==> flow/design.v (excerpt) <==
module cpu 
	(output wire [7:0] address,
	 output wire [7:0] to_memory,
	 output wire write,
	 input wire [7:0] from_memory, 
     input wire clk, reset);
Size: ~940 cells after synthesis, roughly 51 flip-flops, ~5900 µm² of cells after synthesis.
export LEC_CHECK = 0
export ABC_AREA = 1
export CAP_MARGIN = 30
export CELL_PAD_IN_SITES_GLOBAL_PLACEMENT = 1
export CORE_ASPECT_RATIO = 0.61
export CORE_MARGIN = 2
export CORE_UTILIZATION = 45
export CTS_CLUSTER_DIAMETER = 221
export CTS_CLUSTER_SIZE = 11
export GPL_ROUTABILITY_DRIVEN = 0
export MIN_ROUTING_LAYER = met2
export SETUP_SLACK_MARGIN = 1.0
export SLEW_MARGIN = 20
create_clock -name core_clock -period 8.0 [get_ports {clk}]
run.sh (not shown) runs the stock make flow with config.mk's settings and CLKGATE_MAP_FILE=.
The starting point failed in global routing on GRT-0116.
Edit:
ABC_AREA = not set   (was 1)
CAP_MARGIN = 20   (was 30)
CELL_PAD_IN_SITES_GLOBAL_PLACEMENT = 2   (was 1)
CORE_ASPECT_RATIO = not set   (was 0.61)
CORE_UTILIZATION = 40   (was 45)
CTS_CLUSTER_DIAMETER = not set   (was 221)
CTS_CLUSTER_SIZE = 53   (was 11)
GPL_TIMING_DRIVEN = 0   (was not set)
MIN_ROUTING_LAYER = not set   (was met2)
SETUP_SLACK_MARGIN = not set   (was 1.0)
SLEW_MARGIN = 5   (was 20)
Outcome:
- The new run completed with no timing, DRC or antenna violations
- synthesized area went up by a few percent
- die size climbs by about a fifth
- synthesized cell count decreases by roughly a tenth
Edit:
CELL_PAD_IN_SITES_GLOBAL_PLACEMENT = not set   (was 2)
CORE_ASPECT_RATIO = 0.5   (was not set)
CORE_UTILIZATION = 67   (was 40)
CTS_CLUSTER_DIAMETER = 339   (was not set)
CTS_CLUSTER_SIZE = 98   (was 53)
GPL_ROUTABILITY_DRIVEN = not set   (was 0)
GPL_TIMING_DRIVEN = not set   (was 0)
PLACE_DENSITY = 0.39   (was not set)
SLEW_MARGIN = 15   (was 5)
TNS_END_PERCENT = 5   (was not set)
=> The new run went through all stages and came out clean. Register-to-register slack gets better by 60 ps. Final cell count is lower by roughly a tenth. Synthesized area is unchanged. Sequential share of layout area is higher by 0.84 points. Core utilization is higher by 29 points.
Edit:
CORE_ASPECT_RATIO = not set   (was 0.5)
CORE_UTILIZATION = 47   (was 67)
TNS_END_PERCENT = not set   (was 5)
The new run produced a clean layout. Setup slack gets better by 17 ps. Non-clock buffer count went down by 2. Count of clock-buffer cells in the layout went up by 1. Via count went down by 5.0%. Wire length went up by 5.3%. Hold slack gets worse by 12 ps.

* * *

Starting RTL as in the previous note.
==> flow/config.mk <==
export PLATFORM = sky130hd
export DESIGN_NAME = cpu
export DESIGN_NICKNAME = cpu
export VERILOG_FILES = /design/flow/design.v
export SDC_FILE = /design/flow/constraint.sdc
export NUM_CORES = 4
export LEC_CHECK = 0
export ABC_AREA = 1
export CAP_MARGIN = 20
export CELL_PAD_IN_SITES_DETAIL_PLACEMENT = 1
export CORE_MARGIN = 2
export CORE_UTILIZATION = 53
export CTS_CLUSTER_DIAMETER = 113
export CTS_CLUSTER_SIZE = 72
export GPL_TIMING_DRIVEN = 0
export HOLD_SLACK_MARGIN = 0.2
export MIN_ROUTING_LAYER = met1
export PLACE_DENSITY_LB_ADDON = 0.06
export SETUP_SLACK_MARGIN = 0.01
export SLEW_MARGIN = 20
==> flow/constraint.sdc <==
create_clock -name core_clock -period 6.65 [get_ports {clk}]
set_input_delay 1.3300 -clock core_clock [delete_from_list [all_inputs] [get_ports {clk}]]
set_output_delay 1.3300 -clock core_clock [all_outputs]
set_load 0.01 [all_outputs]
Edit:
==> flow/config.mk (replaced) <==
export PLATFORM = sky130hd
export DESIGN_NAME = cpu
export DESIGN_NICKNAME = cpu
export VERILOG_FILES = /design/flow/design.v
export SDC_FILE = /design/flow/constraint.sdc
export NUM_CORES = 4
export LEC_CHECK = 0
export CAP_MARGIN = 20
export CORE_MARGIN = 2
export CORE_UTILIZATION = 64
export SLEW_MARGIN = 20
==> flow/constraint.sdc (replaced) <==
create_clock -name core_clock -period 4.03 [get_ports {clk}]
set_input_delay 0.8060 -clock core_clock [delete_from_list [all_inputs] [get_ports {clk}]]
set_output_delay 0.8060 -clock core_clock [all_outputs]
set_load 0.01 [all_outputs]
=>
- via count climbs by 2.2%
- synthesized cell count drops by about 13%
- routed wire length drops by about 6%
- count of clock-buffer cells in the layout drops by 2
- die area drops by 13%
- design area climbs by about 4%
Edit:
--- a/flow/config.mk
+++ b/flow/config.mk
@@ -10 +10,2 @@
-export CORE_UTILIZATION = 64
+export CORE_UTILIZATION = 72
+export CTS_CLUSTER_DIAMETER = 93
==> flow/constraint.sdc (replaced) <==
create_clock -name core_clock -period 3.58 [get_ports {clk}]
set_input_delay 0.7160 -clock core_clock [delete_from_list [all_inputs] [get_ports {clk}]]
set_output_delay 0.7160 -clock core_clock [all_outputs]
set_load 0.01 [all_outputs]
Result:
- The new run produced a layout that fails on negative setup slack
- area after synthesis stays the same
- setup slack loses 0.13 ns
- global-route usage is higher by 4.0 points
- hold slack loses 0.15 ns
- routed wire length is higher slightly
- via count is higher by a few percent
- sequential cell count is unchanged
- core utilization is higher by 11 points
Edit:
--- a/flow/config.mk
+++ b/flow/config.mk
@@ -7,0 +8 @@
+export ABC_AREA = 1
@@ -11,0 +13,3 @@
+export CTS_CLUSTER_SIZE = 15
+export PLACE_DENSITY_LB_ADDON = 0.07
+export SETUP_SLACK_MARGIN = 0.42
==> flow/constraint.sdc (replaced) <==
create_clock -name core_clock -period 3.1 [get_ports {clk}]
set_input_delay 0.6200 -clock core_clock [delete_from_list [all_inputs] [get_ports {clk}]]
set_output_delay 0.6200 -clock core_clock [all_outputs]
set_load 0.01 [all_outputs]
What happened:
- This time the run stopped in 5_1_grt
- die size is lower by 4.1%
- synthesized area is lower by 4.2%
- synthesized cell count is higher by 16%

* * *

Setup of build 18:
cpu again, from the RTL that the note above started with.
make LEC_CHECK=0 CAP_MARGIN=20 CELL_PAD_IN_SITES_DETAIL_PLACEMENT=0 CORE_ASPECT_RATIO=1.14 CORE_MARGIN=2 CORE_UTILIZATION=71 CTS_CLUSTER_DIAMETER=250 CTS_CLUSTER_SIZE=77 MIN_ROUTING_LAYER=met1 PLACE_DENSITY=0.35 SETUP_SLACK_MARGIN=-0.28 SLEW_MARGIN=20 finish   # period 3.27 ns
Final checks on build 18, whose flow otherwise completed, came back failing, citing setup timing.
Input changes introduced in build 73 (baseline for comparison: build 18):
diff --git a/flow/config.mk b/flow/config.mk
--- a/flow/config.mk
+++ b/flow/config.mk
@@ -12,7 +12,5 @@
 export CORE_UTILIZATION = 71
-export CTS_CLUSTER_DIAMETER = 250
-export CTS_CLUSTER_SIZE = 77
+export CTS_CLUSTER_DIAMETER = 339
 export MIN_ROUTING_LAYER = met1
-export PLACE_DENSITY = 0.35
-export SETUP_SLACK_MARGIN = -0.28
+export PLACE_DENSITY_LB_ADDON = 0.05
 export SLEW_MARGIN = 20
==> flow/constraint.sdc <==
create_clock -name core_clock -period 4.73 [get_ports {clk}]
set_input_delay 0.9460 -clock core_clock [delete_from_list [all_inputs] [get_ports {clk}]]
set_output_delay 0.9460 -clock core_clock [all_outputs]
set_load 0.01 [all_outputs]
[summary]
Count of unique library cells instantiated by Yosys came out exactly the same in build 18 and build 73.
Build 73 against build 18; routed wire length is down by a little under 10%.
Count of vias placed by the detailed router on build 73 is down relative to build 18.
Build 73 completed; timing, DRC and antenna clean
Diff build 18 -> build 73: area share of and/or/nand/nor cells after synthesis did not really move.
Utilization, build 18 and build 73: higher on build 18
Looking only at register clock-pin slew on the reported worst setup and hold paths, and setting everything else aside, the higher value of build 18 and build 73 goes to build 73.
Looking at register-to-register slack, build 73 sits 0.54 ns higher than build 18 does.
### build 73 -> build 77
diff --git a/flow/config.mk b/flow/config.mk
--- a/flow/config.mk
+++ b/flow/config.mk
@@ -11,6 +11,7 @@
 export CORE_MARGIN = 2
-export CORE_UTILIZATION = 71
+export CORE_UTILIZATION = 72
 export CTS_CLUSTER_DIAMETER = 339
 export MIN_ROUTING_LAYER = met1
-export PLACE_DENSITY_LB_ADDON = 0.05
+export PLACE_DENSITY = 0.59
+export SETUP_SLACK_MARGIN = -0.28
 export SLEW_MARGIN = 20
==> flow/constraint.sdc <==
create_clock -name core_clock -period 3.77 [get_ports {clk}]
set_input_delay 0.7540 -clock core_clock [delete_from_list [all_inputs] [get_ports {clk}]]
set_output_delay 0.7540 -clock core_clock [all_outputs]
set_load 0.01 [all_outputs]
### Flow results
- In build 77 the implementation completed, yet the final layout does not meet the checks, the culprit being setup timing.
- Build 73 has lower via count than build 77.
- Compared build 77 vs build 73, and peak fanout along the critical path is down in build 77.
- From build 73 to build 77, clock buffer count from CTS did not move at all.
- Timing startpoint of the critical path: ctrl_un0.current_state[1] -> build 73, ctrl_un0.current_state[0] -> build 77
- Going from build 73 to build 77, total wirelength of the detailed-routed design grows by 1900 µm.
- From build 73 to build 77 the numbers moved as follows: total routing usage reported by global routing went up 4.2 points; mean routed wirelength per cell went up about 7%.

* * *

Starting RTL as in the previous note.
Settings: LEC_CHECK=0, CAP_MARGIN=20, CELL_PAD_IN_SITES_DETAIL_PLACEMENT=0, CORE_ASPECT_RATIO=0.5, CORE_MARGIN=2, CORE_UTILIZATION=69, CTS_CLUSTER_DIAMETER=339, CTS_CLUSTER_SIZE=88, MIN_ROUTING_LAYER=met1, PLACE_DENSITY=0.41, SLEW_MARGIN=20, TNS_END_PERCENT=15; clock period 8.14 ns.
Edit:
- CELL_PAD_IN_SITES_DETAIL_PLACEMENT: 0 -> 2
- CELL_PAD_IN_SITES_GLOBAL_PLACEMENT: not set -> 0
- CORE_ASPECT_RATIO: 0.5 -> 1.8
- CORE_UTILIZATION: 69 -> 45
- CTS_CLUSTER_SIZE: 88 -> 64
- GPL_ROUTABILITY_DRIVEN: not set -> 0
- GPL_TIMING_DRIVEN: not set -> 0
- MIN_ROUTING_LAYER: met1 -> met2
- PLACE_DENSITY: 0.41 -> 0.76
- SETUP_SLACK_MARGIN: not set -> 2.42
- TNS_END_PERCENT: 15 -> not set
After rerunning: The changed run failed in global routing (5_1_grt), error GRT-0116; synthesized cell count does not change; die size rises by 51%; synthesized area does not change.
